[design/flow/design.v]
module subtractor_16bits(
    input [15:0] a,
    input [15:0] b,
    input bin,
    output [15:0] diff,
    output bout
);
    assign {bout, diff} = a - b - bin;
endmodule
module adder_16bits(
    input [15:0] a,
    input [15:0] b,
    input cin,
    output [15:0] sum,
    output cout
);
    assign {cout, sum} = a + b + cin;
endmodule
module multiplier_16bits(
    input [15:0] a,
    input [15:0] b,
    output [31:0] product
);
    assign product = a * b;
endmodule
module divider_16bits(
    input [15:0] dividend,
    input [15:0] divisor,
    output [15:0] quotient,
    output [15:0] remainder
);
    assign quotient = dividend / divisor;
    assign remainder = dividend % divisor;
endmodule
module dff_16bit (
    input      [15:0] d,
    input             clk,
    input             rstn,
    input             en,
    output reg [15:0] q
);
    always @(posedge clk) begin
        if (!rstn)
            q <= 16'b0;
        else if (en)
            q <= d;
    end
endmodule
module unified_computing_system (
    input      [15:0] d_a,           
    input      [15:0] d_b,           
    input      [1:0]  op_code,       
    input             clk,
    input             rstn,
    input             en_a,           
    input             en_b,           
    input             en_result,      
    input             cin,            
    input             bin,            
    output reg [31:0] result,         
    output reg [15:0] remainder,      
    output reg        cout,           
    output reg        bout,           
    output reg        overflow_flag,  
    output reg        error_flag      
);
    wire [15:0] q_a;            
    wire [15:0] q_b;            
    wire [15:0] sum_result;
    wire        sum_cout;
    wire [15:0] diff_result;
    wire        diff_bout;
    wire [31:0] product_result;
    wire [15:0] quotient_result;
    wire [15:0] remainder_result;
    reg [31:0] temp_result;
    reg [15:0] temp_remainder;
    reg        temp_cout;
    reg        temp_bout;
    reg        temp_overflow;
    reg        temp_error;
    dff_16bit register_a_inst (
        .d   (d_a),
        .clk (clk),
        .rstn(rstn),
        .en  (en_a),
        .q   (q_a)
    );
    dff_16bit register_b_inst (
        .d   (d_b),
        .clk (clk),
        .rstn(rstn),
        .en  (en_b),
        .q   (q_b)
    );
    adder_16bits adder_inst (
        .a   (q_a),
        .b   (q_b),
        .cin (cin),
        .sum (sum_result),
        .cout(sum_cout)
    );
    subtractor_16bits subtractor_inst (
        .a    (q_a),
        .b    (q_b),
        .bin  (bin),
        .diff (diff_result),
        .bout (diff_bout)
    );
    multiplier_16bits multiplier_inst (
        .a      (q_a),
        .b      (q_b),
        .product(product_result)
    );
    divider_16bits divider_inst (
        .dividend (q_a),
        .divisor  (q_b),
        .quotient (quotient_result),
        .remainder(remainder_result)
    );
    always @(*) begin
        temp_result = 32'b0;
        temp_remainder = 16'b0;
        temp_cout = 1'b0;
        temp_bout = 1'b0;
        temp_overflow = 1'b0;
        temp_error = 1'b0;
        case(op_code)
            2'b00: begin  
                temp_result = {16'b0, sum_result};
                temp_cout = sum_cout;
                if ((q_a[15] == q_b[15]) && (sum_result[15] != q_a[15])) begin
                    temp_overflow = 1'b1;
                end
            end
            2'b01: begin  
                temp_result = {16'b0, diff_result};
                temp_bout = diff_bout;
                if ((q_a[15] != q_b[15]) && (diff_result[15] != q_a[15])) begin
                    temp_overflow = 1'b1;
                end
            end
            2'b10: begin  
                temp_result = product_result;
                if (product_result[31:16] != 16'b0 && 
                    product_result[31:16] != 16'hFFFF) begin
                    temp_overflow = 1'b1;
                end
            end
            2'b11: begin  
                if (q_b == 16'b0) begin  
                    temp_result = 32'b0;
                    temp_error = 1'b1;
                end else begin
                    temp_result = {16'b0, quotient_result};  
                    temp_remainder = remainder_result;
                end
            end
            default: begin
            end
        endcase
    end
    always @(posedge clk) begin
        if (!rstn) begin
            result <= 32'b0;
            remainder <= 16'b0;
            cout <= 1'b0;
            bout <= 1'b0;
            overflow_flag <= 1'b0;
            error_flag <= 1'b0;
        end
        else if (en_result) begin
            result <= temp_result;
            remainder <= temp_remainder;
            cout <= temp_cout;
            bout <= temp_bout;
            overflow_flag <= temp_overflow;
            error_flag <= temp_error;
        end
    end
endmodule
[design/flow/run.sh]
#!/bin/bash
# the make line also repeats each setting of config.mk as NAME=value (left out here)
make -C /OpenROAD-flow-scripts/flow DESIGN_CONFIG=/design/flow/config.mk WORK_HOME=/design/flow/orfs CLKGATE_MAP_FILE= finish
[design/flow/config.mk]
export PLATFORM = sky130hd
export DESIGN_NAME = unified_computing_system
export DESIGN_NICKNAME = unified_computing_system
export VERILOG_FILES = /design/flow/design.v
export SDC_FILE = /design/flow/constraint.sdc
export NUM_CORES = 4
export LEC_CHECK = 0
export ABC_AREA = 0
export CAP_MARGIN = 20
export CELL_PAD_IN_SITES_GLOBAL_PLACEMENT = 2
export CORE_MARGIN = 2
export CORE_UTILIZATION = 16
export CTS_CLUSTER_DIAMETER = 301
export CTS_CLUSTER_SIZE = 100
export GPL_ROUTABILITY_DRIVEN = 0
export PLACE_DENSITY_LB_ADDON = 0.29
export SLEW_MARGIN = 0
export TNS_END_PERCENT = 35
[design/flow/constraint.sdc]
create_clock -name core_clock -period 45.5 [get_ports {clk}]
set_input_delay 9.1000 -clock core_clock [delete_from_list [all_inputs] [get_ports {clk}]]
set_output_delay 9.1000 -clock core_clock [all_outputs]
set_load 0.01 [all_outputs]
==> results_tabular.tex, run 1 <==
% Generated from flow reports
\begin{tabular}{lr}
\hline
Metric & Value \\
\hline
\multicolumn{2}{l}{\textbf{Status}} \\
\quad Result of the run & complete, no violations \\
\multicolumn{2}{l}{\textbf{Logic synthesis}} \\
\quad Average cell area after synthesis & $\sim$8 µm² \\
\quad Number of synthesized register bits & 84 \\
\quad Sequential cell area fraction in the yosys report & 0.0828 \\
\quad Ranking of synthesized cells by area & sky130\_fd\_sc\_hd\_\_fa\_1 (20\%), sky130\_fd\_sc\_hd\_\_ha\_1 (18\%), sky130\_fd\_sc\_hd\_\_dfxtp\_1 (8.3\%), sky130\_fd\_sc\_hd\_\_inv\_1 (5.9\%), sky130\_fd\_sc\_hd\_\_nand2\_1 (5.3\%) \\
\quad Count of instantiated cells in the yosys netlist & between 2000 and 3000 \\
\quad Synth Area in Adders & 0.375 \\
\quad Combinational family with the most area after synthesis & adder cells \\
\quad Count of yosys warnings during synthesis & 2 \\
\quad Leading cell type by number of instances after synthesis & sky130\_fd\_sc\_hd\_\_inv\_1 \\
\quad Yosys stat area & 20300 µm² \\
\quad Dominant flop cell & sky130\_fd\_sc\_hd\_\_dfxtp\_1 \\
\quad EDFF count, synth & 0 \\
\quad Xor+xnor area frac & 0.0509 \\
\quad Yosys simple share & 0.185 \\
\quad Synthesized cell area & $\sim$20000 µm² \\
\quad Asr flop ratio synth & 0 \\
\quad Area share of the leading cell type in the synthesized netlist & 0.196 \\
\quad Mux contribution to synthesized area & 0.0332 \\
\quad Floorplan Nets & 3099 \\
\quad Count of cell types in the netlist & 83 \\
\quad Number of instances in the synthesized netlist & roughly 2600 \\
\quad Fraction of the mapped netlist area in compound gates & 0.194 \\
\quad Most area-hungry cell type in the Yosys netlist & sky130\_fd\_sc\_hd\_\_fa\_1 \\
\quad Most instantiated cells after synthesis & sky130\_fd\_sc\_hd\_\_inv\_1 (321), sky130\_fd\_sc\_hd\_\_ha\_1 (290), sky130\_fd\_sc\_hd\_\_nand2\_1 (288) \\
\multicolumn{2}{l}{\textbf{Final layout}} \\
\quad Growth of design area from synthesis to finish & 16.7\% \\
\quad Final standard cell area without fillers & approximately 24000 µm² \\
\quad Number of filler cells placed in the layout & 14215 \\
\quad Nets & 3167 \\
\multicolumn{2}{l}{\textbf{Clocking}} \\
\quad Clock sink count & approximately 84 \\
\quad \# hold bufs at CTS & 0 \\
\quad H-tree levels & 3 \\
\quad Number of buffers added for setup after CTS & 0 \\
\quad Later-pin clock latency in the skew report & 0.43 ns \\
\quad Root buf cell & sky130\_fd\_sc\_hd\_\_clkbuf\_16 \\
\quad Maximum clock path buffer count & 2 \\
\quad \# resized after CTS & 0 \\
\quad Number of CTS-inserted buffers & 9 \\
\quad Clock edge transition at the registers on the reported setup and hold paths & about 0.08 ns \\
\quad Clock tree from TritonCTS & done \\
\multicolumn{2}{l}{\textbf{Die}} \\
\quad Initial standard-cell utilization of the core & 0.161 \\
\quad CORE AREA & 126000 µm² \\
\quad Die outline area & $\sim$130000 µm² \\
\quad Total number of placement rows & around 130 \\
\quad Die Y-Extent & approximately 360 µm \\
\quad Top-level port count & 93 \\
\quad Floorplan die width & 360 µm \\
\multicolumn{2}{l}{\textbf{Setup path}} \\
\quad Source of the critical timing path & register\_b\_inst.q[15]\$\_SDFFE\_PN0P\_ \\
\quad Crit path buf inv count & 11 \\
\quad Data required time of the worst path & 45.84 ns \\
\quad Maximum single-stage delay on the critical path & around 0.85 ns \\
\quad Count of cells along the worst register-to-register path & between 100 and 150 \\
\quad Critical-path top delay cell & sky130\_fd\_sc\_hd\_\_o31ai\_2 \\
\quad Critical path class & reg2reg \\
\quad Worst setup EP type & register \\
\quad Worst path most repeated cell & sky130\_fd\_sc\_hd\_\_ha\_1 \\
\quad WP depth & 129 \\
\quad Reg-to-reg slack, setup & approximately 12 ns \\
\quad End of the critical path & remainder[10]\$\_SDFFE\_PN0P\_ \\
\quad Launching element type of the critical path & register \\
\quad Critical path data arrival time & 33.58 ns \\
\quad FF-to-FF End & remainder[10]\$\_SDFFE\_PN0P\_ \\
\quad Cell class contributing the biggest share of worst-path delay & AND-OR/OR-AND gates \\
\quad Critical path peak fanout & 21 \\
\quad Crit Reg-Reg Startpoint & register\_b\_inst.q[15]\$\_SDFFE\_PN0P\_ \\
\multicolumn{2}{l}{\textbf{Drt}} \\
\quad Antenna viol nets, final & 0 \\
\quad Violation count after the first detailed-route iteration & around 1100 \\
\quad Number of iterations in the first detailed-routing pass & 5 \\
\quad Drc violations & 0 \\
\quad Total routed wirelength & approximately 93 mm \\
\quad Routed len/inst & about 22 µm \\
\quad Average vias per placed instance & approximately 4.3 \\
\quad Routed vias & roughly 18000 \\
\multicolumn{2}{l}{\textbf{Worst hold path}} \\
\quad Launch instance of the worst min-delay path & remainder[15]\$\_SDFFE\_PN0P\_ \\
\quad Hold-critical path endpoint & remainder[15]\$\_SDFFE\_PN0P\_ \\
\quad Tightest Hold Check Type & reg2reg \\
\quad Hold path depth & 2 \\
\multicolumn{2}{l}{\textbf{Place}} \\
\quad Placed standard-cell area & between 20000 and 25000 µm² \\
\quad Number of I/O port buffers & $\sim$92 \\
\quad HPWL after detailed placement & between 70 and 80 mm \\
\quad Worst setup slack before clock tree synthesis & about 12 ns \\
\multicolumn{2}{l}{\textbf{Timing}} \\
\quad Setup repair after global routing missed its margin & false \\
\quad Slew Limit Headroom & 0.324 \\
\quad Fmax & approximately 0.030 GHz \\
\quad Final-report hold violation count & 0 \\
\quad Setup-failing EPs final & 0 \\
\quad Share of the clock period used by the worst path after layout & 0.731 \\
\quad Actual transition at the worst max-transition pin & between 1 and 1.5 ns \\
\quad Time the worst path needs with I/O delays and setup & $\sim$33 ns \\
\quad Final Worst Setup Slack & about 12 ns \\
\quad Clock skew after layout & approximately 0.016 ns \\
\quad Sum of negative setup slack & 0 ns \\
\quad Count of final max-slew check failures & 0 \\
\multicolumn{2}{l}{\textbf{GRT}} \\
\quad Antenna violations before repair & 5 \\
\quad Maximum number of pins on one net before global-route repair & roughly 44 \\
\quad Overall fraction of global-route tracks in use & 0.144 \\
\quad First-pass GRT wire length & $\sim$140 mm \\
\quad Via count of the first global-routing pass & around 19000 \\
\quad Grt ovf & 0 \\
\multicolumn{2}{l}{\textbf{Job}} \\
\quad Maximum Capacitance Violations & 0 \\
\quad Number of OpenROAD warnings & between 40 and 50 \\
\hline
\end{tabular}
==> stage by stage <==
step / util / hold WS, ns / instances
floorplan: - / 0.484 / 2569
global placement: 0.186 / 0.449 / 4276
detailed placement: 0.186 / 0.448 / 4276
CTS: 0.188 / 0.465 / 4292
global route: 0.188 / 0.504 / 4292
finish: 0.188 / 0.463 / 4293
==> per-layer routing <==
metal,global-route usage,part of all wire,routed length (µm),vias to the layer above
met4,0.0433,0.030,2760,0
li1,-,-,-,8915
met3,0.0223,0.043,4000,79
met1,0.196,0.48,44300,8981
met2,0.234,0.45,42100,390
met5,0,0,0,-
==> layout make-up <==
class / instances / area (µm²) / share of cell area
clock inverters: 5 / 60.1 / 0.00254
repair buffers: 155 / 1380 / 0.0584
flip-flops and latches: 84 / 1680 / 0.0710
multi-input cells: 2060 / 17000 / 0.719
well taps: 1650 / 2060 / 0.0872
diodes: 1 / 2.50 / 0.000106
inverters: 327 / 1230 / 0.0518
clock buffers: 11 / 243 / 0.0102
==> inputs of run 2 (changes only) <==
ABC_AREA = 1   (was 0)
CELL_PAD_IN_SITES_GLOBAL_PLACEMENT = default   (was 2)
CORE_UTILIZATION = 72   (was 16)
CTS_CLUSTER_DIAMETER = default   (was 301)
CTS_CLUSTER_SIZE = 97   (was 100)
GPL_ROUTABILITY_DRIVEN = default   (was 0)
PLACE_DENSITY_LB_ADDON = default   (was 0.29)
SLEW_MARGIN = 20   (was 0)
TNS_END_PERCENT = default   (was 35)
clock period = 31.3 ns   (was 45.5 ns; I/O delays follow)
==> results_tabular.tex, run 2 <==
% Generated from flow reports
\begin{tabular}{lr}
\hline
Metric & Value \\
\hline
\multicolumn{2}{l}{\textbf{Status}} \\
\quad Result of the run & complete, no violations \\
\multicolumn{2}{l}{\textbf{Timing}} \\
\quad Setup-failing EPs final & 0 \\
\quad Share of the clock period used by the worst path after layout & 0.904 \\
\quad Final Worst Setup Slack & roughly 3 ns \\
\quad Final-report hold violation count & 0 \\
\quad Time the worst path needs with I/O delays and setup & 28.30 ns \\
\quad Fmax & 0.0353 GHz \\
\quad Sum of negative setup slack & 0 ns \\
\quad Count of final max-slew check failures & 0 \\
\quad Actual transition at the worst max-transition pin & 1.23 ns \\
\quad Clock skew after layout & 0.0211 ns \\
\quad Slew Limit Headroom & 0.180 \\
\quad Setup repair after global routing missed its margin & false \\
\multicolumn{2}{l}{\textbf{Logic synthesis}} \\
\quad Ranking of synthesized cells by area & sky130\_fd\_sc\_hd\_\_fa\_1 (19\%), sky130\_fd\_sc\_hd\_\_ha\_1 (17\%), sky130\_fd\_sc\_hd\_\_nand2\_1 (13\%), sky130\_fd\_sc\_hd\_\_inv\_1 (11\%), sky130\_fd\_sc\_hd\_\_dfxtp\_1 (7.9\%) \\
\quad Area share of the leading cell type in the synthesized netlist & 0.187 \\
\quad Count of cell types in the netlist & slightly below 70 \\
\quad Average cell area after synthesis & 6.90 µm² \\
\quad Yosys stat area & approximately 21000 µm² \\
\quad Most area-hungry cell type in the Yosys netlist & sky130\_fd\_sc\_hd\_\_fa\_1 \\
\quad Synth Area in Adders & 0.356 \\
\quad Yosys simple share & 0.263 \\
\quad Floorplan Nets & 3624 \\
\quad Most instantiated cells after synthesis & sky130\_fd\_sc\_hd\_\_nand2\_1 (761), sky130\_fd\_sc\_hd\_\_inv\_1 (601), sky130\_fd\_sc\_hd\_\_ha\_1 (290) \\
\quad Leading cell type by number of instances after synthesis & sky130\_fd\_sc\_hd\_\_nand2\_1 \\
\quad Combinational family with the most area after synthesis & adder cells \\
\quad EDFF count, synth & 0 \\
\quad Number of instances in the synthesized netlist & roughly 3100 \\
\quad Count of yosys warnings during synthesis & 2 \\
\quad Xor+xnor area frac & 0.0344 \\
\quad Count of instantiated cells in the yosys netlist & a little over 3000 \\
\quad Fraction of the mapped netlist area in compound gates & 0.126 \\
\quad Asr flop ratio synth & 0 \\
\quad Mux contribution to synthesized area & 0 \\
\quad Dominant flop cell & sky130\_fd\_sc\_hd\_\_dfxtp\_1 \\
\quad Sequential cell area fraction in the yosys report & 0.0787 \\
\quad Number of synthesized register bits & about 84 \\
\quad Synthesized cell area & between 20000 and 25000 µm² \\
\multicolumn{2}{l}{\textbf{Job}} \\
\quad Maximum Capacitance Violations & 0 \\
\quad Number of OpenROAD warnings & between 40 and 50 \\
\multicolumn{2}{l}{\textbf{Setup path}} \\
\quad Reg-to-reg slack, setup & between 2 and 3 ns \\
\quad Critical path class & reg2reg \\
\quad Critical-path top delay cell & sky130\_fd\_sc\_hd\_\_dfxtp\_1 \\
\quad Launching element type of the critical path & register \\
\quad Maximum single-stage delay on the critical path & 1.07 ns \\
\quad Data required time of the worst path & roughly 32 ns \\
\quad Cell class contributing the biggest share of worst-path delay & simple AND/OR/NAND/NOR gates \\
\quad Worst setup EP type & register \\
\quad Crit path buf inv count & 22 \\
\quad Critical path data arrival time & $\sim$29 ns \\
\quad Worst path most repeated cell & sky130\_fd\_sc\_hd\_\_nand2\_1 \\
\quad Crit Reg-Reg Startpoint & register\_a\_inst.q[9]\$\_SDFFE\_PN0P\_ \\
\quad WP depth & about 230 \\
\quad Source of the critical timing path & register\_a\_inst.q[9]\$\_SDFFE\_PN0P\_ \\
\quad Critical path peak fanout & 20 \\
\quad Count of cells along the worst register-to-register path & 231 \\
\quad FF-to-FF End & remainder[15]\$\_SDFFE\_PN0P\_ \\
\quad End of the critical path & remainder[15]\$\_SDFFE\_PN0P\_ \\
\multicolumn{2}{l}{\textbf{Die}} \\
\quad CORE AREA & 29400 µm² \\
\quad Top-level port count & just over 90 \\
\quad Total number of placement rows & 63 \\
\quad Die outline area & slightly above 30000 µm² \\
\quad Die Y-Extent & approximately 180 µm \\
\quad Initial standard-cell utilization of the core & 0.726 \\
\quad Floorplan die width & approximately 180 µm \\
\multicolumn{2}{l}{\textbf{GRT}} \\
\quad Via count of the first global-routing pass & 21623 \\
\quad First-pass GRT wire length & roughly 110 mm \\
\quad Maximum number of pins on one net before global-route repair & 54 \\
\quad Overall fraction of global-route tracks in use & 0.452 \\
\quad Antenna violations before repair & 4 \\
\quad Grt ovf & 0 \\
\multicolumn{2}{l}{\textbf{Place}} \\
\quad Number of I/O port buffers & between 90 and 100 \\
\quad HPWL after detailed placement & around 52 mm \\
\quad Placer congestion estimate & $\sim$1.1 \\
\quad Worst setup slack before clock tree synthesis & approximately 1.7 ns \\
\multicolumn{2}{l}{\textbf{Drt}} \\
\quad Violation count after the first detailed-route iteration & just over 2000 \\
\quad Total routed wirelength & roughly 68 mm \\
\quad Antenna viol nets, final & 0 \\
\quad Routed vias & about 21000 \\
\quad Routed len/inst & a little under 20 µm \\
\quad Average vias per placed instance & approximately 6 \\
\quad Drc violations & 0 \\
\quad Number of iterations in the first detailed-routing pass & 8 \\
\multicolumn{2}{l}{\textbf{Clocking}} \\
\quad Clock sink count & around 84 \\
\quad Clock edge transition at the registers on the reported setup and hold paths & 0.08 ns \\
\quad Number of CTS-inserted buffers & 9 \\
\quad Root buf cell & sky130\_fd\_sc\_hd\_\_clkbuf\_16 \\
\quad H-tree levels & 3 \\
\quad Later-pin clock latency in the skew report & 0.38 ns \\
\quad Clock tree from TritonCTS & done \\
\quad Maximum clock path buffer count & 2 \\
\multicolumn{2}{l}{\textbf{Final layout}} \\
\quad Nets & about 3700 \\
\quad Final core utilization & 0.777 \\
\quad Growth of design area from synthesis to finish & 6.99\% \\
\multicolumn{2}{l}{\textbf{Worst hold path}} \\
\quad Tightest Hold Check Type & reg2reg \\
\quad Hold-critical path endpoint & result[22]\$\_SDFFE\_PN0P\_ \\
\quad Hold path depth & 2 \\
\quad Launch instance of the worst min-delay path & result[22]\$\_SDFFE\_PN0P\_ \\
\hline
\end{tabular}
==> run 2: repair_timing <==
action                     CTS  global route
gates resized                0            20
setup endpoints to repair    0            17
hold buffers                 0             0
setup buffers                0            16
==> run 2: routing by layer <==
metal  share of wire  GRT usage  wire length, µm  vias up
met4           0.088      0.346             6050        6
met5         0.00063          0               43        -
li1                -          -                -     9720
met2            0.44      0.723            30300     1202
met3            0.11      0.147             7740      482
met1            0.35      0.498            24300     9666
==> run 2: through the flow <==
| step | cells | hold WS (ns) | cell area (µm²) |
|---|---|---|---|
| detailed placement | 3484 | 0.457 | 22300 |
| global route | 3518 | 0.496 | 22900 |
| CTS | 3500 | 0.467 | 22700 |
| finish | 3519 | 0.467 | 22900 |
| global placement | 3484 | 0.453 | 22300 |
| floorplan | 3094 | 0.490 | 21400 |
==> run 2: final cells by class <==
cell class | instances | area (µm²)
fill | 2177 | 6550
inverter | 638 | 2420
tap | 390 | 488
antenna | 2 | 5.00
multi-input combinational | 2254 | 16700
clock inverter | 6 | 68.8
sequential | 84 | 1700
clock buffer | 10 | 239
timing repair buffer | 135 | 1260
==> inputs of run 3 (changes only) <==
ABC_AREA = default   (was 1)
CELL_PAD_IN_SITES_GLOBAL_PLACEMENT = 0   (was default)
CORE_UTILIZATION = 65   (was 72)
CTS_CLUSTER_SIZE = default   (was 97)
GPL_ROUTABILITY_DRIVEN = 0   (was default)
PLACE_DENSITY_LB_ADDON = 0.04   (was default)
TNS_END_PERCENT = 5   (was default)
clock period = 26.4 ns   (was 31.3 ns; I/O delays follow)
==> results_tabular.tex, run 3 <==
% Generated from flow reports
\begin{tabular}{lr}
\hline
Metric & Value \\
\hline
\multicolumn{2}{l}{\textbf{Status}} \\
\quad Result of the run & complete, but fails checks \\
\quad Set of violated layout checks & negative setup slack \\
\multicolumn{2}{l}{\textbf{Logic synthesis}} \\
\quad Floorplan Nets & 3099 \\
\quad Most instantiated cells after synthesis & sky130\_fd\_sc\_hd\_\_inv\_1 (321), sky130\_fd\_sc\_hd\_\_ha\_1 (290), sky130\_fd\_sc\_hd\_\_nand2\_1 (288) \\
\quad Most area-hungry cell type in the Yosys netlist & sky130\_fd\_sc\_hd\_\_fa\_1 \\
\quad Number of instances in the synthesized netlist & roughly 2600 \\
\quad Count of cell types in the netlist & 83 \\
\quad EDFF count, synth & 0 \\
\quad Xor+xnor area frac & 0.0509 \\
\quad Synth Area in Adders & 0.375 \\
\quad Number of synthesized register bits & approximately 84 \\
\quad Count of instantiated cells in the yosys netlist & between 2000 and 3000 \\
\quad Yosys simple share & 0.185 \\
\quad Asr flop ratio synth & 0 \\
\quad Average cell area after synthesis & just under 8 µm² \\
\quad Yosys stat area & 20300 µm² \\
\quad Mux contribution to synthesized area & 0.0332 \\
\quad Leading cell type by number of instances after synthesis & sky130\_fd\_sc\_hd\_\_inv\_1 \\
\quad Combinational family with the most area after synthesis & adder cells \\
\quad Sequential cell area fraction in the yosys report & 0.0828 \\
\quad Synthesized cell area & 20300 µm² \\
\quad Count of yosys warnings during synthesis & 2 \\
\quad Area share of the leading cell type in the synthesized netlist & 0.196 \\
\quad Ranking of synthesized cells by area & sky130\_fd\_sc\_hd\_\_fa\_1 (20\%), sky130\_fd\_sc\_hd\_\_ha\_1 (18\%), sky130\_fd\_sc\_hd\_\_dfxtp\_1 (8.3\%), sky130\_fd\_sc\_hd\_\_inv\_1 (5.9\%), sky130\_fd\_sc\_hd\_\_nand2\_1 (5.3\%) \\
\quad Dominant flop cell & sky130\_fd\_sc\_hd\_\_dfxtp\_1 \\
\quad Fraction of the mapped netlist area in compound gates & 0.194 \\
\multicolumn{2}{l}{\textbf{Drt}} \\
\quad Number of iterations in the first detailed-routing pass & 9 \\
\quad Routed vias & roughly 21000 \\
\quad Total routed wirelength & roughly 74 mm \\
\quad Count of inserted antenna diode cells & 0 \\
\quad Routed len/inst & around 23 µm \\
\quad Antenna viol nets, final & 0 \\
\quad Violation count after the first detailed-route iteration & $\sim$2600 \\
\quad Average vias per placed instance & 6.64 \\
\quad Drc violations & 0 \\
\multicolumn{2}{l}{\textbf{Timing}} \\
\quad Time the worst path needs with I/O delays and setup & approximately 27 ns \\
\quad Count of final max-slew check failures & 0 \\
\quad Share of the clock period used by the worst path after layout & 1.01 \\
\quad Final Worst Setup Slack & -0.338 ns \\
\quad Slew Limit Headroom & 0.204 \\
\quad Worst hold slack & 0.481 ns \\
\quad Fmax & approximately 0.037 GHz \\
\quad Actual transition at the worst max-transition pin & around 1.2 ns \\
\quad Setup repair after global routing missed its margin & true \\
\quad Setup-failing EPs final & 17 \\
\quad Clock skew after layout & roughly 0.012 ns \\
\quad Final-report hold violation count & 0 \\
\multicolumn{2}{l}{\textbf{Setup path}} \\
\quad Critical-path top delay cell & sky130\_fd\_sc\_hd\_\_or4\_4 \\
\quad Critical path peak fanout & 9 \\
\quad Maximum single-stage delay on the critical path & between 0.5 and 0.6 ns \\
\quad Critical path class & reg2reg \\
\quad Source of the critical timing path & register\_b\_inst.q[12]\$\_SDFFE\_PN0P\_ \\
\quad Worst setup EP type & register \\
\quad Crit Reg-Reg Startpoint & register\_b\_inst.q[12]\$\_SDFFE\_PN0P\_ \\
\quad Data required time of the worst path & between 20 and 30 ns \\
\quad Cell class contributing the biggest share of worst-path delay & AND-OR/OR-AND gates \\
\quad Count of cells along the worst register-to-register path & $\sim$130 \\
\quad WP depth & roughly 130 \\
\quad Crit path buf inv count & 12 \\
\quad End of the critical path & remainder[15]\$\_SDFFE\_PN0P\_ \\
\quad FF-to-FF End & remainder[15]\$\_SDFFE\_PN0P\_ \\
\quad Launching element type of the critical path & register \\
\quad Critical path data arrival time & 26.98 ns \\
\quad Reg-to-reg slack, setup & -0.34 ns \\
\quad Worst path most repeated cell & sky130\_fd\_sc\_hd\_\_o21a\_1 \\
\multicolumn{2}{l}{\textbf{GRT}} \\
\quad Maximum number of pins on one net before global-route repair & 69 \\
\quad Overall fraction of global-route tracks in use & 0.415 \\
\quad Grt ovf & 0 \\
\quad Via count of the first global-routing pass & around 20000 \\
\quad Routing usage on met2 & 0.634 \\
\quad Antenna violations before repair & 2 \\
\quad Met3 routing resource usage after global routing & 0.107 \\
\quad Layer with the highest usage after global routing & met2 \\
\quad Met1 usage in global routing & 0.523 \\
\quad First-pass GRT wire length & around 110 mm \\
\multicolumn{2}{l}{\textbf{Die}} \\
\quad Die Y-Extent & approximately 180 µm \\
\quad Die outline area & approximately 33000 µm² \\
\quad Initial standard-cell utilization of the core & 0.662 \\
\quad Floorplan die width & between 150 and 200 µm \\
\quad CORE AREA & between 30000 and 40000 µm² \\
\quad Top-level port count & between 90 and 100 \\
\quad Total number of placement rows & 64 \\
\multicolumn{2}{l}{\textbf{Worst hold path}} \\
\quad Hold-critical path endpoint & result[1]\$\_SDFFE\_PN0P\_ \\
\quad Hold path depth & 2 \\
\quad Tightest Hold Check Type & reg2reg \\
\quad Launch instance of the worst min-delay path & result[1]\$\_SDFFE\_PN0P\_ \\
\multicolumn{2}{l}{\textbf{Clocking}} \\
\quad Root buf cell & sky130\_fd\_sc\_hd\_\_clkbuf\_16 \\
\quad Number of CTS-inserted buffers & 9 \\
\quad Clock edge transition at the registers on the reported setup and hold paths & 0.07 ns \\
\quad Later-pin clock latency in the skew report & about 0.38 ns \\
\quad Clock sink count & 84 \\
\quad H-tree levels & 3 \\
\quad Clock tree from TritonCTS & done \\
\quad Maximum clock path buffer count & 2 \\
\quad \# hold bufs at CTS & 0 \\
\multicolumn{2}{l}{\textbf{Job}} \\
\quad Maximum Capacitance Violations & 0 \\
\quad Number of OpenROAD warnings & 47 \\
\multicolumn{2}{l}{\textbf{Place}} \\
\quad Number of I/O port buffers & around 92 \\
\quad HPWL after detailed placement & roughly 52 mm \\
\multicolumn{2}{l}{\textbf{Final layout}} \\
\quad Growth of design area from synthesis to finish & 21.2\% \\
\quad Number of filler cells placed in the layout & about 2100 \\
\quad Nets & around 3300 \\
\hline
\end{tabular}
-- run 3: cell type report --
type                    count  area [µm²]  area share
flip-flops and latches     84        1680      0.0684
well taps                 396         495      0.0201
inverters                 327        1230      0.0500
clock buffers               9         225     0.00916
multi-input cells        2060       18100       0.737
repair buffers            324        2730       0.111
clock inverters             6         113     0.00458
-- run 3: per-stage QoR --
step                      TNS [ns]  worst slack, ns   util  cell area (µm²)  cells
after floorplan                  0           0.0583      -            20400   2569
after global placement           0            0.142  0.728            22300   3082
after detailed placement    -12.45           -0.921  0.728            22300   3082
after CTS                        0           0.0378  0.746            22900   3112
after global routing        -15.56           -0.981  0.802            24600   3206
final                        -3.59           -0.338  0.802            24600   3206
-- run 3: routing by layer --
layer	wire, µm	up-vias
li1	-	9237
met2	31300	1546
met3	9780	480
met4	6130	2
met5	8	-
met1	26500	10025
-- run 3: timing repair --
item | CTS | global route
endpoints found under the setup margin | 17 | 17
setup buffers | 15 | 94
resized | 34 | 205
pin swaps | 17 | 110
gates cloned | 0 | 0
==> inputs of run 4 (changes only) <==
ABC_AREA = 1   (was default)
CELL_PAD_IN_SITES_DETAIL_PLACEMENT = 2   (was default)
CELL_PAD_IN_SITES_GLOBAL_PLACEMENT = 3   (was 0)
CORE_ASPECT_RATIO = 0.72   (was default)
CORE_UTILIZATION = 38   (was 65)
CTS_CLUSTER_DIAMETER = 94   (was default)
CTS_CLUSTER_SIZE = 41   (was default)
GPL_ROUTABILITY_DRIVEN = default   (was 0)
MAX_ROUTING_LAYER = met5   (was default)
PLACE_DENSITY = 0.45   (was default)
PLACE_DENSITY_LB_ADDON = default   (was 0.04)
TNS_END_PERCENT = 90   (was 5)
clock period = 24.3 ns   (was 26.4 ns; I/O delays follow)
==> results_tabular.tex, run 4 <==
% Auto-generated results table
\begin{tabular}{lr}
\hline
Metric & Value \\
\hline
\multicolumn{2}{l}{\textbf{Logic synthesis}} \\
\quad Mux contribution to synthesized area & 0 \\
\quad Yosys stat area & around 21000 µm² \\
\quad Fraction of the mapped netlist area in compound gates & 0.126 \\
\quad Average cell area after synthesis & 6.90 µm² \\
\quad Leading cell type by number of instances after synthesis & sky130\_fd\_sc\_hd\_\_nand2\_1 \\
\quad EDFF count, synth & 0 \\
\quad Count of cell types in the netlist & 68 \\
\quad Most area-hungry cell type in the Yosys netlist & sky130\_fd\_sc\_hd\_\_fa\_1 \\
\quad Number of instances in the synthesized netlist & just over 3000 \\
\quad Count of yosys warnings during synthesis & 2 \\
\quad Dominant flop cell & sky130\_fd\_sc\_hd\_\_dfxtp\_1 \\
\quad Floorplan Nets & $\sim$3600 \\
\quad Ranking of synthesized cells by area & sky130\_fd\_sc\_hd\_\_fa\_1 (19\%), sky130\_fd\_sc\_hd\_\_ha\_1 (17\%), sky130\_fd\_sc\_hd\_\_nand2\_1 (13\%), sky130\_fd\_sc\_hd\_\_inv\_1 (11\%), sky130\_fd\_sc\_hd\_\_dfxtp\_1 (7.9\%) \\
\quad Area share of the leading cell type in the synthesized netlist & 0.187 \\
\quad Synthesized cell area & approximately 21000 µm² \\
\quad Synth Area in Adders & 0.356 \\
\quad Count of instantiated cells in the yosys netlist & $\sim$3100 \\
\quad Sequential cell area fraction in the yosys report & 0.0787 \\
\quad Most instantiated cells after synthesis & sky130\_fd\_sc\_hd\_\_nand2\_1 (761), sky130\_fd\_sc\_hd\_\_inv\_1 (601), sky130\_fd\_sc\_hd\_\_ha\_1 (290) \\
\quad Combinational family with the most area after synthesis & adder cells \\
\quad Xor+xnor area frac & 0.0344 \\
\quad Asr flop ratio synth & 0 \\
\quad Yosys simple share & 0.263 \\
\quad Number of synthesized register bits & around 84 \\
\multicolumn{2}{l}{\textbf{Place}} \\
\quad Number of I/O port buffers & about 92 \\
\quad HPWL after detailed placement & 77.7 mm \\
\quad Placer congestion estimate & approximately 0.9 \\
\multicolumn{2}{l}{\textbf{Clocking}} \\
\quad H-tree levels & 3 \\
\quad \# hold bufs at CTS & 0 \\
\quad Clock sink count & roughly 84 \\
\quad Root buf cell & sky130\_fd\_sc\_hd\_\_clkbuf\_16 \\
\quad Number of CTS-inserted buffers & 9 \\
\quad Maximum clock path buffer count & 2 \\
\multicolumn{2}{l}{\textbf{Die}} \\
\quad Die Y-Extent & 205 µm \\
\quad Floorplan die width & 283 µm \\
\quad Total number of placement rows & between 70 and 80 \\
\quad CORE AREA & $\sim$55000 µm² \\
\quad Die outline area & approximately 58000 µm² \\
\quad Initial standard-cell utilization of the core & 0.386 \\
\quad Top-level port count & 93 \\
\multicolumn{2}{l}{\textbf{Status}} \\
\quad Result of the run & aborted with a tool error \\
\quad Failed at & global routing (5\_1\_grt) \\
\hline
\end{tabular}
run 4: timing repair:
item | in CTS
gates cloned | 3
endpoints found under the setup margin | 18
gates resized | 224
buffers inserted | 135
endpoints found under the hold margin | 0
pin swaps | 93
run 4: per-stage QoR:
step | instance area, µm² | std cells | setup slack, ns
global placement | 23900 | 3994 | -0.176
detailed placement | 23900 | 3994 | -2.42
floorplan | 21400 | 3094 | 0.365
CTS | 26400 | 4148 | -0.0210
==> inputs of run 5 (changes only) <==
ABC_AREA = default   (was 1)
CELL_PAD_IN_SITES_DETAIL_PLACEMENT = default   (was 2)
CELL_PAD_IN_SITES_GLOBAL_PLACEMENT = default   (was 3)
CORE_ASPECT_RATIO = default   (was 0.72)
CORE_UTILIZATION = 71   (was 38)
CTS_CLUSTER_DIAMETER = default   (was 94)
CTS_CLUSTER_SIZE = 80   (was 41)
MAX_ROUTING_LAYER = default   (was met5)
PLACE_DENSITY = default   (was 0.45)
PLACE_DENSITY_LB_ADDON = 0.07   (was default)
TNS_END_PERCENT = 5   (was 90)
clock period = 25.3 ns   (was 24.3 ns; I/O delays follow)
==> results_tabular.tex, run 5 <==
% Generated from flow reports
\begin{tabular}{lr}
\hline
Metric & Value \\
\hline
\multicolumn{2}{l}{\textbf{Logic synthesis}} \\
\quad Dominant flop cell & sky130\_fd\_sc\_hd\_\_dfxtp\_1 \\
\quad Leading cell type by number of instances after synthesis & sky130\_fd\_sc\_hd\_\_inv\_1 \\
\quad Combinational family with the most area after synthesis & adder cells \\
\quad Sequential cell area fraction in the yosys report & 0.0828 \\
\quad Number of instances in the synthesized netlist & 2569 \\
\quad EDFF count, synth & 0 \\
\quad Number of synthesized register bits & about 84 \\
\quad Asr flop ratio synth & 0 \\
\quad Ranking of synthesized cells by area & sky130\_fd\_sc\_hd\_\_fa\_1 (20\%), sky130\_fd\_sc\_hd\_\_ha\_1 (18\%), sky130\_fd\_sc\_hd\_\_dfxtp\_1 (8.3\%), sky130\_fd\_sc\_hd\_\_inv\_1 (5.9\%), sky130\_fd\_sc\_hd\_\_nand2\_1 (5.3\%) \\
\quad Yosys simple share & 0.185 \\
\quad Most instantiated cells after synthesis & sky130\_fd\_sc\_hd\_\_inv\_1 (321), sky130\_fd\_sc\_hd\_\_ha\_1 (290), sky130\_fd\_sc\_hd\_\_nand2\_1 (288) \\
\quad Area share of the leading cell type in the synthesized netlist & 0.196 \\
\quad Yosys stat area & 20300 µm² \\
\quad Mux contribution to synthesized area & 0.0332 \\
\quad Floorplan Nets & about 3100 \\
\quad Count of cell types in the netlist & about 83 \\
\quad Synthesized cell area & 20300 µm² \\
\quad Most area-hungry cell type in the Yosys netlist & sky130\_fd\_sc\_hd\_\_fa\_1 \\
\quad Synth Area in Adders & 0.375 \\
\quad Count of instantiated cells in the yosys netlist & 2569 \\
\quad Fraction of the mapped netlist area in compound gates & 0.194 \\
\quad Count of yosys warnings during synthesis & 2 \\
\quad Average cell area after synthesis & 7.90 µm² \\
\quad Xor+xnor area frac & 0.0509 \\
\multicolumn{2}{l}{\textbf{Final layout}} \\
\quad Seq. cell area & 1680 µm² \\
\quad Non-Filler Instances & between 3000 and 4000 \\
\quad Logic cell area & 18100 µm² \\
\quad Final standard cell area without fillers & 24800 µm² \\
\quad Nets & approximately 3400 \\
\quad Growth of design area from synthesis to finish & 22.0\% \\
\quad Number of filler cells placed in the layout & approximately 1400 \\
\quad Final core utilization & 0.886 \\
\multicolumn{2}{l}{\textbf{Setup path}} \\
\quad Launching element type of the critical path & register \\
\quad Reg-to-reg slack, setup & -2.46 ns \\
\quad WP depth & about 130 \\
\quad Data required time of the worst path & 25.56 ns \\
\quad Critical-path top delay cell & sky130\_fd\_sc\_hd\_\_a21oi\_1 \\
\quad Critical path class & reg2reg \\
\quad Worst setup EP type & register \\
\quad Maximum single-stage delay on the critical path & 0.56 ns \\
\quad Critical path peak fanout & 7 \\
\quad Cell class contributing the biggest share of worst-path delay & AND-OR/OR-AND gates \\
\quad End of the critical path & remainder[4]\$\_SDFFE\_PN0P\_ \\
\quad Worst path most repeated cell & sky130\_fd\_sc\_hd\_\_o21a\_1 \\
\quad Critical path data arrival time & roughly 28 ns \\
\quad Count of cells along the worst register-to-register path & approximately 130 \\
\quad FF-to-FF End & remainder[4]\$\_SDFFE\_PN0P\_ \\
\quad Crit path buf inv count & 14 \\
\quad Source of the critical timing path & register\_b\_inst.q[6]\$\_SDFFE\_PN0P\_ \\
\quad Crit Reg-Reg Startpoint & register\_b\_inst.q[6]\$\_SDFFE\_PN0P\_ \\
\multicolumn{2}{l}{\textbf{Timing}} \\
\quad Count of final max-slew check failures & 0 \\
\quad Share of the clock period used by the worst path after layout & 1.10 \\
\quad Sum of negative setup slack & -39.96 ns \\
\quad Fmax & 0.0360 GHz \\
\quad Time the worst path needs with I/O delays and setup & approximately 28 ns \\
\quad Setup-failing EPs final & 18 \\
\quad Clock skew after layout & 0.0145 ns \\
\quad Worst hold slack & between 0.4 and 0.5 ns \\
\quad Slew Limit Headroom & 0.287 \\
\quad Final-report hold violation count & 0 \\
\quad Setup repair after global routing missed its margin & true \\
\quad Final Worst Setup Slack & -2.46 ns \\
\quad Actual transition at the worst max-transition pin & between 1 and 1.5 ns \\
\multicolumn{2}{l}{\textbf{Worst hold path}} \\
\quad Hold-critical path endpoint & remainder[15]\$\_SDFFE\_PN0P\_ \\
\quad Tightest Hold Check Type & reg2reg \\
\quad Hold path depth & 2 \\
\quad Launch instance of the worst min-delay path & remainder[15]\$\_SDFFE\_PN0P\_ \\
\multicolumn{2}{l}{\textbf{Die}} \\
\quad Die outline area & 30000 µm² \\
\quad Floorplan die width & approximately 170 µm \\
\quad Total number of placement rows & around 61 \\
\quad CORE AREA & approximately 28000 µm² \\
\quad Die Y-Extent & 173 µm \\
\quad Top-level port count & 93 \\
\quad Initial standard-cell utilization of the core & 0.727 \\
\multicolumn{2}{l}{\textbf{Clocking}} \\
\quad Later-pin clock latency in the skew report & between 0.3 and 0.4 ns \\
\quad Maximum clock path buffer count & 2 \\
\quad Root buf cell & sky130\_fd\_sc\_hd\_\_clkbuf\_16 \\
\quad Clock sink count & approximately 84 \\
\quad H-tree levels & 3 \\
\quad \# hold bufs at CTS & 0 \\
\quad Clock tree from TritonCTS & done \\
\quad Number of CTS-inserted buffers & 9 \\
\quad Clock edge transition at the registers on the reported setup and hold paths & about 0.08 ns \\
\multicolumn{2}{l}{\textbf{Place}} \\
\quad Number of I/O port buffers & between 90 and 100 \\
\quad Placed standard-cell area & 22800 µm² \\
\quad Placer congestion estimate & between 1 and 1.5 \\
\quad Placed instance count & between 3000 and 4000 \\
\quad HPWL after detailed placement & 53.7 mm \\
\multicolumn{2}{l}{\textbf{Job}} \\
\quad Number of OpenROAD warnings & about 48 \\
\quad Maximum Capacitance Violations & 0 \\
\multicolumn{2}{l}{\textbf{GRT}} \\
\quad Via count of the first global-routing pass & 21696 \\
\quad Maximum number of pins on one net before global-route repair & just under 70 \\
\quad Overall fraction of global-route tracks in use & 0.477 \\
\quad Antenna violations before repair & 2 \\
\quad Grt ovf & 0 \\
\quad First-pass GRT wire length & about 110 mm \\
\multicolumn{2}{l}{\textbf{Status}} \\
\quad Set of violated layout checks & negative setup slack \\
\quad Result of the run & complete, but fails checks \\
\multicolumn{2}{l}{\textbf{Drt}} \\
\quad Number of iterations in the first detailed-routing pass & 12 \\
\quad Routed len/inst & about 26 µm \\
\quad Drc violations & 0 \\
\quad Total routed wirelength & slightly above 80 mm \\
\quad Average vias per placed instance & about 7.1 \\
\quad Violation count after the first detailed-route iteration & 3535 \\
\quad Routed vias & 22876 \\
\quad Antenna viol nets, final & 0 \\
\hline
\end{tabular}
run 5: layout make-up:
| cell class | count | area share |
|---|---|---|
| antenna | 5 | 0.000505 |
| clock buffer | 10 | 0.00965 |
| clock inverter | 6 | 0.00450 |
| inverter | 327 | 0.0497 |
| multi-input combinational | 2061 | 0.729 |
| sequential | 84 | 0.0680 |
| tap | 378 | 0.0191 |
| timing repair buffer | 355 | 0.119 |
run 5: what timing repair did:
item / CTS / global route
setup buffers: 32 / 67
setup endpoints to repair: 17 / 17
cloned: 0 / 1
resized: 60 / 122
pin swaps: 30 / 106
run 5: layer usage:
layer	routed length (µm)	vias up	track usage
li1	-	9334	-
met1	27100	10543	0.568
met2	34000	2144	0.732
met3	11800	853	0.136
met4	9510	2	0.359
met5	7	-	0
run 5: per-stage QoR:
step | setup slack [ns]
floorplan | 0.00137
global placement | 0.0753
finish | -2.46
global route | -3.22
CTS | 0.00173
detailed placement | -0.872
==> inputs of run 6 (changes only) <==
ABC_AREA = 0   (was default)
CAP_MARGIN = 10   (was 20)
CELL_PAD_IN_SITES_GLOBAL_PLACEMENT = 3   (was default)
CORE_UTILIZATION = 32   (was 71)
CTS_CLUSTER_SIZE = default   (was 80)
GPL_ROUTABILITY_DRIVEN = 1   (was default)
MAX_ROUTING_LAYER = met5   (was default)
PLACE_DENSITY_LB_ADDON = 0.1   (was 0.07)
SETUP_SLACK_MARGIN = -0.1   (was default)
TNS_END_PERCENT = default   (was 5)
clock period = 20.9 ns   (was 25.3 ns; I/O delays follow)
==> results_tabular.tex, run 6 <==
% Generated from flow reports
\begin{tabular}{lr}
\hline
Metric & Value \\
\hline
\multicolumn{2}{l}{\textbf{Final layout}} \\
\quad Growth of design area from synthesis to finish & 39.6\% \\
\quad Nets & between 3000 and 4000 \\
\quad Final core utilization & 0.451 \\
\quad Seq. cell area & about 1700 µm² \\
\quad Number of filler cells placed in the layout & 6366 \\
\quad Logic cell area & 18400 µm² \\
\multicolumn{2}{l}{\textbf{GRT}} \\
\quad Maximum number of pins on one net before global-route repair & a little under 70 \\
\quad Grt ovf & 0 \\
\quad Antenna violations before repair & 1 \\
\quad Overall fraction of global-route tracks in use & 0.276 \\
\quad First-pass GRT wire length & about 140 mm \\
\quad Via count of the first global-routing pass & about 22000 \\
\multicolumn{2}{l}{\textbf{Setup path}} \\
\quad Source of the critical timing path & register\_b\_inst.q[15]\$\_SDFFE\_PN0P\_ \\
\quad Launching element type of the critical path & register \\
\quad Critical-path top delay cell & sky130\_fd\_sc\_hd\_\_or4\_4 \\
\quad Critical path class & reg2reg \\
\quad Cell class contributing the biggest share of worst-path delay & AND-OR/OR-AND gates \\
\quad WP depth & about 130 \\
\quad Critical path data arrival time & roughly 25 ns \\
\quad Crit Reg-Reg Startpoint & register\_b\_inst.q[15]\$\_SDFFE\_PN0P\_ \\
\quad Maximum single-stage delay on the critical path & 0.57 ns \\
\quad Data required time of the worst path & between 20 and 25 ns \\
\quad Critical path peak fanout & 12 \\
\quad Reg-to-reg slack, setup & -4.04 ns \\
\quad Worst setup EP type & register \\
\quad Crit path buf inv count & 14 \\
\quad FF-to-FF End & remainder[9]\$\_SDFFE\_PN0P\_ \\
\quad End of the critical path & remainder[9]\$\_SDFFE\_PN0P\_ \\
\quad Worst path most repeated cell & sky130\_fd\_sc\_hd\_\_o21a\_1 \\
\quad Count of cells along the worst register-to-register path & 128 \\
\multicolumn{2}{l}{\textbf{Timing}} \\
\quad Share of the clock period used by the worst path after layout & 1.19 \\
\quad Sum of negative setup slack & -69.66 ns \\
\quad Time the worst path needs with I/O delays and setup & 24.94 ns \\
\quad Setup-failing EPs final & 18 \\
\quad Clock skew after layout & 0.00964 ns \\
\quad Slew Limit Headroom & 0.379 \\
\quad Actual transition at the worst max-transition pin & between 0.9 and 1 ns \\
\quad Worst hold slack & roughly 0.47 ns \\
\quad Final-report hold violation count & 0 \\
\quad Setup repair after global routing missed its margin & true \\
\quad Fmax & 0.0401 GHz \\
\quad Count of final max-slew check failures & 0 \\
\quad Final Worst Setup Slack & -4.04 ns \\
\multicolumn{2}{l}{\textbf{Logic synthesis}} \\
\quad Count of instantiated cells in the yosys netlist & about 2600 \\
\quad Mux contribution to synthesized area & 0.0332 \\
\quad Average cell area after synthesis & $\sim$7.9 µm² \\
\quad Yosys stat area & $\sim$20000 µm² \\
\quad Ranking of synthesized cells by area & sky130\_fd\_sc\_hd\_\_fa\_1 (20\%), sky130\_fd\_sc\_hd\_\_ha\_1 (18\%), sky130\_fd\_sc\_hd\_\_dfxtp\_1 (8.3\%), sky130\_fd\_sc\_hd\_\_inv\_1 (5.9\%), sky130\_fd\_sc\_hd\_\_nand2\_1 (5.3\%) \\
\quad Synth Area in Adders & 0.375 \\
\quad Xor+xnor area frac & 0.0509 \\
\quad Asr flop ratio synth & 0 \\
\quad Yosys simple share & 0.185 \\
\quad EDFF count, synth & 0 \\
\quad Number of instances in the synthesized netlist & approximately 2600 \\
\quad Most area-hungry cell type in the Yosys netlist & sky130\_fd\_sc\_hd\_\_fa\_1 \\
\quad Most instantiated cells after synthesis & sky130\_fd\_sc\_hd\_\_inv\_1 (321), sky130\_fd\_sc\_hd\_\_ha\_1 (290), sky130\_fd\_sc\_hd\_\_nand2\_1 (288) \\
\quad Area share of the leading cell type in the synthesized netlist & 0.196 \\
\quad Number of synthesized register bits & between 80 and 90 \\
\quad Fraction of the mapped netlist area in compound gates & 0.194 \\
\quad Count of cell types in the netlist & 83 \\
\quad Sequential cell area fraction in the yosys report & 0.0828 \\
\quad Count of yosys warnings during synthesis & 2 \\
\quad Leading cell type by number of instances after synthesis & sky130\_fd\_sc\_hd\_\_inv\_1 \\
\quad Combinational family with the most area after synthesis & adder cells \\
\quad Floorplan Nets & between 3000 and 4000 \\
\quad Synthesized cell area & a little over 20000 µm² \\
\quad Dominant flop cell & sky130\_fd\_sc\_hd\_\_dfxtp\_1 \\
\multicolumn{2}{l}{\textbf{Status}} \\
\quad Set of violated layout checks & negative setup slack \\
\quad Result of the run & complete, but fails checks \\
\multicolumn{2}{l}{\textbf{Place}} \\
\quad HPWL after detailed placement & 70.5 mm \\
\quad Placer congestion estimate & slightly above 0.9 \\
\quad Number of I/O port buffers & 92 \\
\multicolumn{2}{l}{\textbf{Drt}} \\
\quad Routed vias & about 21000 \\
\quad Average vias per placed instance & 5.16 \\
\quad Number of iterations in the first detailed-routing pass & 5 \\
\quad Violation count after the first detailed-route iteration & 1089 \\
\quad Routed len/inst & between 20 and 25 µm \\
\quad Antenna viol nets, final & 0 \\
\quad Drc violations & 0 \\
\quad Total routed wirelength & roughly 90 mm \\
\multicolumn{2}{l}{\textbf{Clocking}} \\
\quad Clock edge transition at the registers on the reported setup and hold paths & 0.08 ns \\
\quad Clock tree from TritonCTS & done \\
\quad H-tree levels & 3 \\
\quad Later-pin clock latency in the skew report & 0.40 ns \\
\quad Maximum clock path buffer count & 2 \\
\quad Clock sink count & roughly 84 \\
\quad Number of CTS-inserted buffers & 9 \\
\quad Root buf cell & sky130\_fd\_sc\_hd\_\_clkbuf\_16 \\
\multicolumn{2}{l}{\textbf{Die}} \\
\quad Floorplan die width & between 200 and 300 µm \\
\quad Die outline area & about 65000 µm² \\
\quad Total number of placement rows & about 92 \\
\quad Initial standard-cell utilization of the core & 0.323 \\
\quad CORE AREA & $\sim$63000 µm² \\
\quad Top-level port count & 93 \\
\quad Die Y-Extent & approximately 260 µm \\
\multicolumn{2}{l}{\textbf{Job}} \\
\quad Number of OpenROAD warnings & 49 \\
\quad Maximum Capacitance Violations & 0 \\
\multicolumn{2}{l}{\textbf{Worst hold path}} \\
\quad Tightest Hold Check Type & reg2reg \\
\quad Hold path depth & 2 \\
\quad Launch instance of the worst min-delay path & remainder[15]\$\_SDFFE\_PN0P\_ \\
\quad Hold-critical path endpoint & remainder[15]\$\_SDFFE\_PN0P\_ \\
\hline
\end{tabular}
[run 6: what timing repair did]
action / in CTS / in global routing
hold buffers: 0 / 0
gates resized: 138 / 73
gates cloned: 3 / 0
pin swaps: 83 / 68
buffers inserted: 61 / 25
endpoints found under the setup margin: 19 / 19
endpoints found under the hold margin: 0 / 0
[run 6: cell type report]
type	instances	area share
Inverter	327	0.0434
Tap cell	846	0.0373
Antenna cell	1	0.0000883
Clock inverter	6	0.00331
Multi-Input combinational cell	2062	0.648
Clock buffer	10	0.00808
Timing Repair Buffer	711	0.201
Sequential cell	84	0.0594
[run 6: routing by layer]
layer  vias up  part of all wire  GRT usage
met2       426              0.48      0.478
met5         -                 0          0
met1     10339              0.46      0.366
li1      10028                 -          -
met3       107             0.035     0.0250
met4         0             0.029     0.0768
[run 6: through the flow]
| step | area, µm² | std cells | setup WS (ns) |
|---|---|---|---|
| after detailed placement | 26400 | 3945 | -4.95 |
| after global routing | 28300 | 4047 | -5.15 |
| after global placement | 26400 | 3945 | -4.28 |
| after floorplan | 20800 | 2569 | -4.23 |
| final | 28300 | 4047 | -4.04 |
| after CTS | 27800 | 4024 | -3.92 |
==> inputs of run 7 (changes only) <==
ABC_AREA = default   (was 0)
CAP_MARGIN = 20   (was 10)
CELL_PAD_IN_SITES_GLOBAL_PLACEMENT = default   (was 3)
CORE_UTILIZATION = 68   (was 32)
GPL_ROUTABILITY_DRIVEN = default   (was 1)
MAX_ROUTING_LAYER = default   (was met5)
PLACE_DENSITY_LB_ADDON = 0.07   (was 0.1)
SETUP_SLACK_MARGIN = 4.72   (was -0.1)
TNS_END_PERCENT = 5   (was default)
clock period = 16.0 ns   (was 20.9 ns; I/O delays follow)
==> results_tabular.tex, run 7 <==
% Auto-generated results table
\begin{tabular}{lr}
\hline
Metric & Value \\
\hline
\multicolumn{2}{l}{\textbf{Place}} \\
\quad Placed instance count & between 3000 and 4000 \\
\quad Number of I/O port buffers & between 90 and 100 \\
\quad HPWL after detailed placement & roughly 63 mm \\
\quad Placer congestion estimate & between 1 and 1.5 \\
\multicolumn{2}{l}{\textbf{Status}} \\
\quad Result of the run & aborted with a tool error \\
\quad Error text reported by the tool & [ERROR GRT-0232] Routing congestion too high. Check the congestion heatmap in the GUI. \\
\quad Failed at & global routing (5\_1\_grt) \\
\multicolumn{2}{l}{\textbf{Logic synthesis}} \\
\quad Ranking of synthesized cells by area & sky130\_fd\_sc\_hd\_\_fa\_1 (20\%), sky130\_fd\_sc\_hd\_\_ha\_1 (18\%), sky130\_fd\_sc\_hd\_\_dfxtp\_1 (8.3\%), sky130\_fd\_sc\_hd\_\_inv\_1 (5.9\%), sky130\_fd\_sc\_hd\_\_nand2\_1 (5.3\%) \\
\quad Synth Area in Adders & 0.375 \\
\quad Asr flop ratio synth & 0 \\
\quad Average cell area after synthesis & around 7.9 µm² \\
\quad Sequential cell area fraction in the yosys report & 0.0828 \\
\quad Synthesized cell area & $\sim$20000 µm² \\
\quad Xor+xnor area frac & 0.0509 \\
\quad Dominant flop cell & sky130\_fd\_sc\_hd\_\_dfxtp\_1 \\
\quad Number of synthesized register bits & roughly 84 \\
\quad Count of cell types in the netlist & between 80 and 90 \\
\quad Most area-hungry cell type in the Yosys netlist & sky130\_fd\_sc\_hd\_\_fa\_1 \\
\quad Fraction of the mapped netlist area in compound gates & 0.194 \\
\quad Count of yosys warnings during synthesis & 2 \\
\quad Mux contribution to synthesized area & 0.0332 \\
\quad Yosys simple share & 0.185 \\
\quad Most instantiated cells after synthesis & sky130\_fd\_sc\_hd\_\_inv\_1 (321), sky130\_fd\_sc\_hd\_\_ha\_1 (290), sky130\_fd\_sc\_hd\_\_nand2\_1 (288) \\
\quad Count of instantiated cells in the yosys netlist & between 2000 and 3000 \\
\quad Combinational family with the most area after synthesis & adder cells \\
\quad Yosys stat area & approximately 20000 µm² \\
\quad EDFF count, synth & 0 \\
\quad Number of instances in the synthesized netlist & 2569 \\
\quad Leading cell type by number of instances after synthesis & sky130\_fd\_sc\_hd\_\_inv\_1 \\
\quad Floorplan Nets & 3099 \\
\quad Area share of the leading cell type in the synthesized netlist & 0.196 \\
\multicolumn{2}{l}{\textbf{GRT}} \\
\quad Grt ovf & 3 \\
\quad Overall fraction of global-route tracks in use & 0.706 \\
\multicolumn{2}{l}{\textbf{Clocking}} \\
\quad Number of CTS-inserted buffers & 9 \\
\quad Clock sink count & around 84 \\
\quad Maximum clock path buffer count & 2 \\
\quad Root buf cell & sky130\_fd\_sc\_hd\_\_clkbuf\_16 \\
\quad H-tree levels & 3 \\
\quad \# hold bufs at CTS & 0 \\
\multicolumn{2}{l}{\textbf{Die}} \\
\quad Floorplan die width & around 180 µm \\
\quad Initial standard-cell utilization of the core & 0.689 \\
\quad Total number of placement rows & roughly 63 \\
\quad Top-level port count & $\sim$93 \\
\quad Die Y-Extent & around 180 µm \\
\quad Die outline area & $\sim$31000 µm² \\
\quad CORE AREA & about 29000 µm² \\
\hline
\end{tabular}
==> run 7: metal layers <==
layer,GRT overflow,GRT usage
met5,0,0.197
met4,0,0.678
met3,0,0.499
met2,3,0.905
met1,0,0.724
==> run 7: metrics by stage <==
step | hold slack, ns | setup WS (ns) | utilization | instance area (µm²)
global placement | 0.440 | -8.19 | 0.859 | 25300
floorplan | 0.484 | -9.15 | - | 20800
detailed placement | 0.469 | -9.41 | 0.859 | 25300
CTS | 0.485 | -8.59 | 0.895 | 26400
==> run 7: timing repair <==
action	in CTS
endpoints found under the hold margin	0
setup buffers	48
pin swaps	76
gates resized	90
cloned	1
endpoints found under the setup margin	24
==> inputs of run 8 (changes only) <==
ABC_AREA = 1   (was default)
CORE_UTILIZATION = 72   (was 68)
CTS_CLUSTER_DIAMETER = 393   (was default)
CTS_CLUSTER_SIZE = 97   (was default)
PLACE_DENSITY = 0.4   (was default)
PLACE_DENSITY_LB_ADDON = default   (was 0.07)
SETUP_SLACK_MARGIN = -1.66   (was 4.72)
TNS_END_PERCENT = 10   (was 5)
clock period = 17.3 ns   (was 16.0 ns; I/O delays follow)
==> results_tabular.tex, run 8 <==
% Auto-generated results table
\begin{tabular}{lr}
\hline
Metric & Value \\
\hline
\multicolumn{2}{l}{\textbf{Logic synthesis}} \\
\quad Ranking of synthesized cells by area & sky130\_fd\_sc\_hd\_\_fa\_1 (19\%), sky130\_fd\_sc\_hd\_\_ha\_1 (17\%), sky130\_fd\_sc\_hd\_\_nand2\_1 (13\%), sky130\_fd\_sc\_hd\_\_inv\_1 (11\%), sky130\_fd\_sc\_hd\_\_dfxtp\_1 (7.9\%) \\
\quad Count of cell types in the netlist & between 60 and 70 \\
\quad Most instantiated cells after synthesis & sky130\_fd\_sc\_hd\_\_nand2\_1 (761), sky130\_fd\_sc\_hd\_\_inv\_1 (601), sky130\_fd\_sc\_hd\_\_ha\_1 (290) \\
\quad Sequential cell area fraction in the yosys report & 0.0787 \\
\quad Leading cell type by number of instances after synthesis & sky130\_fd\_sc\_hd\_\_nand2\_1 \\
\quad Mux contribution to synthesized area & 0 \\
\quad Floorplan Nets & 3624 \\
\quad EDFF count, synth & 0 \\
\quad Average cell area after synthesis & around 7 µm² \\
\quad Area share of the leading cell type in the synthesized netlist & 0.187 \\
\quad Combinational family with the most area after synthesis & adder cells \\
\quad Most area-hungry cell type in the Yosys netlist & sky130\_fd\_sc\_hd\_\_fa\_1 \\
\quad Synthesized cell area & 21400 µm² \\
\quad Count of yosys warnings during synthesis & 2 \\
\quad Number of synthesized register bits & 84 \\
\quad Fraction of the mapped netlist area in compound gates & 0.126 \\
\quad Dominant flop cell & sky130\_fd\_sc\_hd\_\_dfxtp\_1 \\
\quad Yosys simple share & 0.263 \\
\quad Count of instantiated cells in the yosys netlist & between 3000 and 4000 \\
\quad Xor+xnor area frac & 0.0344 \\
\quad Asr flop ratio synth & 0 \\
\quad Yosys stat area & 21400 µm² \\
\quad Number of instances in the synthesized netlist & approximately 3100 \\
\quad Synth Area in Adders & 0.356 \\
\multicolumn{2}{l}{\textbf{Die}} \\
\quad Total number of placement rows & between 60 and 70 \\
\quad Initial standard-cell utilization of the core & 0.726 \\
\quad Die outline area & between 30000 and 40000 µm² \\
\quad Top-level port count & 93 \\
\quad Floorplan die width & 176 µm \\
\quad CORE AREA & between 20000 and 30000 µm² \\
\quad Die Y-Extent & 176 µm \\
\multicolumn{2}{l}{\textbf{Status}} \\
\quad Result of the run & aborted with a tool error \\
\quad Error text reported by the tool & [ERROR GRT-0116] Global routing finished with congestion. Check the congestion regions in the DRC Viewer. \\
\quad Failed at & global routing (5\_1\_grt) \\
\multicolumn{2}{l}{\textbf{Clocking}} \\
\quad Clock sink count & 84 \\
\quad Root buf cell & sky130\_fd\_sc\_hd\_\_clkbuf\_16 \\
\quad Maximum clock path buffer count & 2 \\
\quad Number of CTS-inserted buffers & 9 \\
\quad \# hold bufs at CTS & 0 \\
\quad H-tree levels & 3 \\
\multicolumn{2}{l}{\textbf{Place}} \\
\quad Number of I/O port buffers & a little over 90 \\
\quad Worst setup slack before clock tree synthesis & -7.02 ns \\
\quad HPWL after detailed placement & roughly 63 mm \\
\quad Placer congestion estimate & between 1 and 1.5 \\
\multicolumn{2}{l}{\textbf{GRT}} \\
\quad Grt ovf & 190 \\
\quad Overall fraction of global-route tracks in use & 0.793 \\
\hline
\end{tabular}
[run 8: per-layer routing]
layer,GRT usage,GRT overflow
met4,0.882,83
met1,0.766,2
met2,0.968,100
met5,0.292,0
met3,0.617,5
[run 8: timing repair]
| action | in CTS |
|---|---|
| gates cloned | 4 |
| hold endpoints to repair | 0 |
| gates resized | 104 |
| buffers inserted | 49 |
| pin swaps | 96 |
| endpoints found under the setup margin | 19 |
[run 8: metrics by stage]
stage | utilization | std cells | hold slack (ns) | cell area [µm²]
after detailed placement | 0.903 | 4002 | 0.458 | 26500
after CTS | 0.943 | 4071 | 0.467 | 27700
after floorplan | - | 3094 | 0.490 | 21700
after global placement | 0.903 | 4002 | 0.454 | 26500
